Design conv_engine, start of the top module:
module conv_engine(
    input         clk,
    input         reset,
    input         en_ctrl,
    output [15:0] s_addr,
    output [15:0] w_addr,
    output [15:0] b_addr,
    input  [7:0]  signal,
    input  [7:0]  weight,
    input  [7:0]  bias,
    output [15:0] save_addr,
    output [7:0]  convout,
    output        en_write,
    output        finish
);
Size: roughly 2400 cells after synthesis, ~100 I/O pins, about 18000 µm² of cells after synthesis.
clock: 7.37 ns
lec_check: 0
abc_area: 1
cap_margin: 15
cell_pad_in_sites_detail_placement: 1
cell_pad_in_sites_global_placement: 2
core_aspect_ratio: 1.27
core_margin: 6
core_utilization: 33
cts_cluster_size: 69
gpl_routability_driven: 1
gpl_timing_driven: 0
hold_slack_margin: 0.21
setup_slack_margin: 1.59
slew_margin: 15
run.sh (not shown) runs the stock make flow with config.mk's settings and CLKGATE_MAP_FILE=.
Rerun with:
ABC_AREA = not set   (was 1)
CAP_MARGIN = 20   (was 15)
CELL_PAD_IN_SITES_DETAIL_PLACEMENT = not set   (was 1)
CELL_PAD_IN_SITES_GLOBAL_PLACEMENT = not set   (was 2)
CORE_ASPECT_RATIO = not set   (was 1.27)
CORE_MARGIN = 2   (was 6)
CORE_UTILIZATION = 72   (was 33)
CTS_CLUSTER_DIAMETER = 273   (was not set)
CTS_CLUSTER_SIZE = not set   (was 69)
GPL_ROUTABILITY_DRIVEN = not set   (was 1)
GPL_TIMING_DRIVEN = not set   (was 0)
HOLD_SLACK_MARGIN = not set   (was 0.21)
SETUP_SLACK_MARGIN = not set   (was 1.59)
SLEW_MARGIN = 20   (was 15)
clock period = 6.1 ns   (was 7.37 ns; I/O delays follow)
What happened: This time the run produced a layout that fails on negative setup slack; wire length goes down by about a fifth; worst hold slack gains 0.033 ns; combinational power goes up by about a fifth; via count goes down by a few percent; die size goes down by well over a third; non-clock buffer count goes up by 9; total power goes up by about a fifth; core utilization goes up by 45 points; global-route usage goes up by 17 points; synthesized cell count goes down by about a fifth.
Rerun with:
CORE_UTILIZATION = 68   (was 72)
CTS_CLUSTER_DIAMETER = not set   (was 273)
clock period = 7.45 ns   (was 6.1 ns; I/O delays follow)
This time the run produced a clean layout.
Routed wire length fell by 15%.
Core utilization drops by 7.9 points.
Clock-buffer cell count came out lower by 2.
First-iteration DRC count shrinks by 17%.
Rerun with:
CORE_UTILIZATION = 72   (was 68)
CTS_CLUSTER_DIAMETER = 100   (was not set)
PLACE_DENSITY_LB_ADDON = 0.25   (was not set)
SETUP_SLACK_MARGIN = -0.36   (was not set)
clock period = 5.49 ns   (was 7.45 ns; I/O delays follow)
Effect:
- The changed run finished but fails on negative setup slack
- setup slack degrades by 2.0 ns
- combinational power rises to 2.6 times its value
- via count rises by 32%
- clock power rises by 35%
- non-clock buffer count rises by 163
- global-route usage rises by 13 points
- worst hold slack improves by 0.012 ns
- final area rises by 11%
- sequential share of layout area falls by 2.0 points
- power rises by 99%
- synthesized area stays the same
Rerun with:
CORE_UTILIZATION = 17   (was 72)
CTS_CLUSTER_DIAMETER = not set   (was 100)
PLACE_DENSITY_LB_ADDON = not set   (was 0.25)
SETUP_SLACK_MARGIN = not set   (was -0.36)
clock period = 8.44 ns   (was 5.49 ns; I/O delays follow)
Now the flow completed with no timing, DRC or antenna violations; worst setup slack improved by 2.2 ns; synthesized cell count does not change; critical path depth fell by 1; worst hold slack is worse by 0.015 ns; power decreases by well over a third; clock skew stays flat; cell count rises by a quarter to a third; wire length shrinks by well over a third; sequential share of layout area increases by 1.1 points; global-route usage came out lower by 35 points; sequential cell count does not change.
Rerun with:
CORE_UTILIZATION = 40   (was 17)
clock period = 10.0 ns   (was 8.44 ns; I/O delays follow)
After rerunning: The changed run finished clean. Combinational power fell by about 17%. Worst setup slack improved by 1.2 ns. Wire length went down by 8.6%. Clock power fell by about 20%. Design area came out lower by about 5%. Sequential share of layout area rose by 1.0 points. Area after synthesis does not change. First-iteration DRC count came out higher by about 20%.

---

Setup of run 1:
Starting RTL as in the previous note.
Settings: LEC_CHECK=0, CAP_MARGIN=0, CORE_MARGIN=2, CORE_UTILIZATION=72, CTS_CLUSTER_DIAMETER=102, PLACE_DENSITY=0.66, SLEW_MARGIN=20; clock period 5.94 ns.
The layout from run 1, despite a flow that completed every stage, fails the layout checks, with the failing checks listed as setup timing.
Changes in run 2 relative to run 1:
-- flow/config.mk --
<<< run 1, line 7
export LEC_CHECK = 0
export CAP_MARGIN = 0
export CORE_MARGIN = 2
export CORE_UTILIZATION = 72
export CTS_CLUSTER_DIAMETER = 102
export PLACE_DENSITY = 0.66
export SLEW_MARGIN = 20
>>> run 2, line 7
export LEC_CHECK = 0
export CAP_MARGIN = 20
export CORE_MARGIN = 2
export CORE_UTILIZATION = 40
export SLEW_MARGIN = 20
==> flow/constraint.sdc <==
create_clock -name core_clock -period 5.1 [get_ports {clk}]
set_input_delay 1.0200 -clock core_clock [delete_from_list [all_inputs] [get_ports {clk}]]
set_output_delay 1.0200 -clock core_clock [all_outputs]
set_load 0.01 [all_outputs]
- In run 2 the implementation ran to completion but is not tape-out ready, as the final checks report setup timing.
- Run 2 against run 1: design area went up by 13%, detailed-route wire length on metal 1 went up by 3800 um.
- Compared with run 1, placement density in the core of run 2 is lower.
Changes in run 3 relative to run 2:
-- flow/config.mk --
<<< run 2, line 9
export CORE_MARGIN = 2
export CORE_UTILIZATION = 40
export SLEW_MARGIN = 20
>>> run 3, line 9
export CORE_MARGIN = 2
export CORE_UTILIZATION = 68
export CTS_CLUSTER_DIAMETER = 359
export CTS_CLUSTER_SIZE = 37
export SLEW_MARGIN = 20
==> flow/constraint.sdc <==
create_clock -name core_clock -period 6.05 [get_ports {clk}]
set_input_delay 1.2100 -clock core_clock [delete_from_list [all_inputs] [get_ports {clk}]]
set_output_delay 1.2100 -clock core_clock [all_outputs]
set_load 0.01 [all_outputs]
Findings:
| run 3 | all stages done | FAIL | setup timing |
Largest fanout on the critical path is higher on run 3
Compared run 3 vs run 2, and via count is down in run 3.
Diff run 3..run 2 | total congestion overflow | negligible
[compare] base=run 2 new=run 3: worst setup slack went up by 0.70 ns; combinational fraction of design power went down by 2.4 points; core utilization went up by 28 points.
diff inputs: run 3 => run 4
-- flow/config.mk --
<<< run 3, line 9
export CORE_MARGIN = 2
export CORE_UTILIZATION = 68
export CTS_CLUSTER_DIAMETER = 359
export CTS_CLUSTER_SIZE = 37
export SLEW_MARGIN = 20
>>> run 4, line 9
export CORE_MARGIN = 2
export CORE_UTILIZATION = 70
export SETUP_SLACK_MARGIN = -0.36
export SLEW_MARGIN = 20
==> flow/constraint.sdc <==
create_clock -name core_clock -period 5.49 [get_ports {clk}]
set_input_delay 1.0980 -clock core_clock [delete_from_list [all_inputs] [get_ports {clk}]]
set_output_delay 1.0980 -clock core_clock [all_outputs]
set_load 0.01 [all_outputs]
Findings:
Run 3 finished all stages; however, its layout fails the closing checks, the failures being setup timing.
In run 4 the implementation ran to completion but is not tape-out ready, as the final checks report setup timing.
As of run 4, first-pass GRT wire length had risen by more than 10% compared to run 3.
On final-layout worst hold slack, the lower figure sits with run 3, not run 4.
From run 3 to run 4 the numbers moved as follows: amount of wire on met2 after detailed routing increased about 18%, power consumption increased about 20%.
Going from run 3 to run 4, design area went up by 1000 um2; number of non-filler instances in the completed layout went up by 77.
Run 4 reports its startpoint of the most critical setup path as signal[2] while run 3 reports signal[1].
Row count of cell instances traversed by the critical path: run 4 higher / run 3 lower
Looking at sequential power, run 4 sits about 10% higher than run 3 does.
Taking run 3 as the reference point, the net count of the finished layout of run 4 rises by about 3%.
Slack of the critical path: higher on run 3

---

## xenon
Starting RTL as in the previous note.
==> flow/design.v (excerpt) <==
module conv_engine(
    input         clk,
    input         reset,
    input         en_ctrl,
    output [15:0] s_addr,
    output [15:0] w_addr,
    output [15:0] b_addr,
    input  [7:0]  signal,
    input  [7:0]  weight,
    input  [7:0]  bias,
    output [15:0] save_addr,
    output [7:0]  convout,
    output        en_write,
    output        finish
);
export LEC_CHECK = 0
export ABC_AREA = 1
export CAP_MARGIN = 15
export CELL_PAD_IN_SITES_DETAIL_PLACEMENT = 1
export CELL_PAD_IN_SITES_GLOBAL_PLACEMENT = 2
export CORE_ASPECT_RATIO = 1.27
export CORE_MARGIN = 6
export CORE_UTILIZATION = 33
export GPL_ROUTABILITY_DRIVEN = 1
export GPL_TIMING_DRIVEN = 0
export HOLD_SLACK_MARGIN = 0.17
export SETUP_SLACK_MARGIN = 0.96
export SLEW_MARGIN = 15
create_clock -name core_clock -period 7.37 [get_ports {clk}]
The following lists how harbor was set up differently from xenon:
- HOLD_SLACK_MARGIN: 0.17 -> unset
- SETUP_SLACK_MARGIN: 0.96 -> 0.51
- CORE_UTILIZATION: 33 -> 70
- GPL_TIMING_DRIVEN: 0 -> unset
- CELL_PAD_IN_SITES_GLOBAL_PLACEMENT: 2 -> unset
- CELL_PAD_IN_SITES_DETAIL_PLACEMENT: 1 -> unset
- CAP_MARGIN: 15 -> 20
- CORE_MARGIN: 6 -> 2
- GPL_ROUTABILITY_DRIVEN: 1 -> unset
- PLACE_DENSITY: unset -> 0.4
- CORE_ASPECT_RATIO: 1.27 -> unset
- SLEW_MARGIN: 15 -> 20
- the clock period (ns, I/O delays scaled along): 7.37 -> 5.49
==> results <==
- Overall die area delta (harbor − xenon): favourable
- Compared with xenon, in harbor number of detailed-route iterations in the first pass higher, switching share of power now smaller.
- Net switching component of the power (lower): xenon
- Looking at worst hold slack across xenon and harbor, the one that comes out lower is harbor.
- Summary of the comparison: sequential share of layout area is lower in harbor, relative to xenon.
- From the logs: harbor reached the end of the flow and failed the layout checks with setup timing.
- Compared with xenon, harbor shows total chip power that has gone up by more than half.

---

conv_engine again, from the RTL that the note above started with.
==> flow/config.mk <==
export PLATFORM = sky130hd
export DESIGN_NAME = conv_engine
export DESIGN_NICKNAME = conv_engine
export VERILOG_FILES = /design/flow/design.v
export SDC_FILE = /design/flow/constraint.sdc
export NUM_CORES = 4
export LEC_CHECK = 0
export CAP_MARGIN = 10
export CORE_MARGIN = 3
export CORE_UTILIZATION = 40
export CTS_CLUSTER_DIAMETER = 364
export GPL_ROUTABILITY_DRIVEN = 0
export SLEW_MARGIN = 0
==> flow/constraint.sdc <==
create_clock -name core_clock -period 10.0 [get_ports {clk}]
set_input_delay 2.0000 -clock core_clock [delete_from_list [all_inputs] [get_ports {clk}]]
set_output_delay 2.0000 -clock core_clock [all_outputs]
set_load 0.01 [all_outputs]
Rerun with:
ABC_AREA = 1   (was default)
CAP_MARGIN = 20   (was 10)
CELL_PAD_IN_SITES_GLOBAL_PLACEMENT = 2   (was default)
CORE_ASPECT_RATIO = 1.27   (was default)
CORE_MARGIN = 6   (was 3)
CORE_UTILIZATION = 33   (was 40)
CTS_CLUSTER_DIAMETER = default   (was 364)
GPL_TIMING_DRIVEN = 0   (was default)
SETUP_SLACK_MARGIN = 0.96   (was default)
SLEW_MARGIN = 15   (was 0)
- The changed run produced a clean layout
- setup slack is better by 0.18 ns
- combinational power grows by 23%
- power grows by 10%
- wire length grows by 34%
- design area grows by 4.7%
- area after synthesis grows by 3.8%
- count of clock-buffer cells in the layout shrinks by 1
- clock skew hardly moves
- sequential cell count stays the same
- sequential power grows by about 2%
- utilization shrinks by 7.5 points
Rerun with:
ABC_AREA = default   (was 1)
CORE_ASPECT_RATIO = default   (was 1.27)
CORE_MARGIN = 3   (was 6)
CORE_UTILIZATION = 26   (was 33)
CTS_CLUSTER_DIAMETER = 364   (was default)
GPL_TIMING_DRIVEN = default   (was 0)
MAX_ROUTING_LAYER = met4   (was default)
MIN_ROUTING_LAYER = met2   (was default)
PLACE_DENSITY_LB_ADDON = 0.3   (was default)
SETUP_SLACK_MARGIN = default   (was 0.96)
SLEW_MARGIN = 40   (was 15)
TNS_END_PERCENT = 95   (was default)
The new run completed without violations.
Synthesized cell count is lower by about 15%.
Area after synthesis is lower by about 3.6%.
Power is lower by 5.2%.
Clock skew is higher by 0.0057 ns.
Hold slack improves by 0.040 ns.
Sequential power is lower by about 2%.
Global-route usage is higher by 3.1 points.
Power is estimated from default activity; no workload was simulated.
